## run A
==> flow/design.v <==
module sensor_if(input sens_active,reset,clk,output passed);
reg [255-1:0] shift_reg;
reg compleated,uninterupted;
  always @(posedge clk) begin
  if(~reset && sens_active && ~uninterupted)begin
      shift_reg <= {shift_reg[255-2:0], sens_active};
      if(shift_reg[255-1])begin
        uninterupted = 1;
        shift_reg <= 0;
      end
    end  
    if(~reset && uninterupted && ~sens_active)begin
      shift_reg <= {shift_reg[255-2:0], ~sens_active};
    end if(uninterupted && shift_reg[255-1] && ~sens_active) begin
      compleated = 1;
    end
    if(reset) begin
      shift_reg <= 0;
      compleated = 0;
      uninterupted = 0;
    end
  end
  assign passed = compleated;
endmodule
clock: 4.18 ns
lec_check: 0
abc_area: 1
cap_margin: 0
core_aspect_ratio: 0.94
core_margin: 2
core_utilization: 71
cts_cluster_diameter: 23
cts_cluster_size: 26
gpl_timing_driven: 1
hold_slack_margin: 0.07
max_routing_layer: met4
place_density: 0.65
setup_slack_margin: -0.32
slew_margin: 0
run.sh (not shown) runs the stock make flow with config.mk's settings and CLKGATE_MAP_FILE=.
Both conditions hold for run A: the flow ran to the end and the final layout passed the timing, DRC and antenna checks.
Edits applied to the flow inputs when going from run A to run B:
# run A
export LEC_CHECK = 0
export ABC_AREA = 1
export CAP_MARGIN = 0
export CORE_ASPECT_RATIO = 0.94
export CORE_MARGIN = 2
export CORE_UTILIZATION = 71
export CTS_CLUSTER_DIAMETER = 23
export CTS_CLUSTER_SIZE = 26
export GPL_TIMING_DRIVEN = 1
export HOLD_SLACK_MARGIN = 0.07
export MAX_ROUTING_LAYER = met4
export PLACE_DENSITY = 0.65
export SETUP_SLACK_MARGIN = -0.32
export SLEW_MARGIN = 0
create_clock -name core_clock -period 4.18 [get_ports {clk}]
# run B
export LEC_CHECK = 0
export ABC_AREA = 1
export CAP_MARGIN = 20
export CORE_MARGIN = 2
export CORE_UTILIZATION = 72
export SLEW_MARGIN = 20
create_clock -name core_clock -period 1.46 [get_ports {clk}]
==> comparison <==
Run A: done, clean on timing, DRC and antenna. Looking at the reports, run B completed the entire flow and the layout it produced met the timing, DRC and antenna checks. Final area delta for run B relative to run A: 3.2% lower. For post-place instance area, dividing the value from run A by the value from run B gives 0.939. From run A to run B the numbers moved as follows: switching power total higher, combinational cell fraction of total power now larger.
For run C, these inputs were changed with respect to run B:
# run B
export LEC_CHECK = 0
export ABC_AREA = 1
export CAP_MARGIN = 20
export CORE_MARGIN = 2
export CORE_UTILIZATION = 72
export SLEW_MARGIN = 20
create_clock -name core_clock -period 1.46 [get_ports {clk}]
# run C
export LEC_CHECK = 0
export ABC_AREA = 1
export CAP_MARGIN = 20
export CORE_MARGIN = 2
export CORE_UTILIZATION = 72
export SLEW_MARGIN = 20
create_clock -name core_clock -period 1.43 [get_ports {clk}]
==> results <==
Relative to run B, number of gates given a new drive strength after cts has increased by 2 in run C. Measured against each other, run C and run B differ in proportion of cell area occupied by registers, the higher figure coming from run B. Power of the combinational group grows by a few percent when moving from run B to run C.
Here is what was changed in the inputs of run D compared with run C.
# run C
export LEC_CHECK = 0
export ABC_AREA = 1
export CAP_MARGIN = 20
export CORE_MARGIN = 2
export CORE_UTILIZATION = 72
export SLEW_MARGIN = 20
create_clock -name core_clock -period 1.43 [get_ports {clk}]
# run D
export LEC_CHECK = 0
export ABC_AREA = 1
export CAP_MARGIN = 20
export CORE_MARGIN = 2
export CORE_UTILIZATION = 72
export SLEW_MARGIN = 20
create_clock -name core_clock -period 1.49 [get_ports {clk}]
Findings:
Higher clock buffer instance count of the final layout among run D and run C: run D. As of run D, first-pass GRT wire length had fallen by a few percent compared to run C. Taking run C as the reference point, the count of buffer and inverter cells on the critical path of run D falls by 1. Run C → run D: critical path depth saw a decrease, non-filler instance count after layout saw a decrease, static leakage saw a decrease.
Input-level comparison between run E and run D:
# run D
export LEC_CHECK = 0
export ABC_AREA = 1
export CAP_MARGIN = 20
export CORE_MARGIN = 2
export CORE_UTILIZATION = 72
export SLEW_MARGIN = 20
create_clock -name core_clock -period 1.49 [get_ports {clk}]
# run E
export LEC_CHECK = 0
export ABC_AREA = 1
export CAP_MARGIN = 20
export CORE_MARGIN = 2
export CORE_UTILIZATION = 72
export SLEW_MARGIN = 20
create_clock -name core_clock -period 1.48 [get_ports {clk}]
Having completed the whole flow, run E delivered a layout that passed the timing, DRC and antenna checks. | final clock period utilization by the worst path | lower: run D |. When the final numbers for run E and run D were put side by side, the met3 demand-to-capacity share in global routing turned out to be smaller in run D. Run E against run D: placed instance area decreased 0.57%; number of iterations in the first detailed-routing pass increased 1.
Power figures rest on the tool's default switching activity, not on a simulated workload.
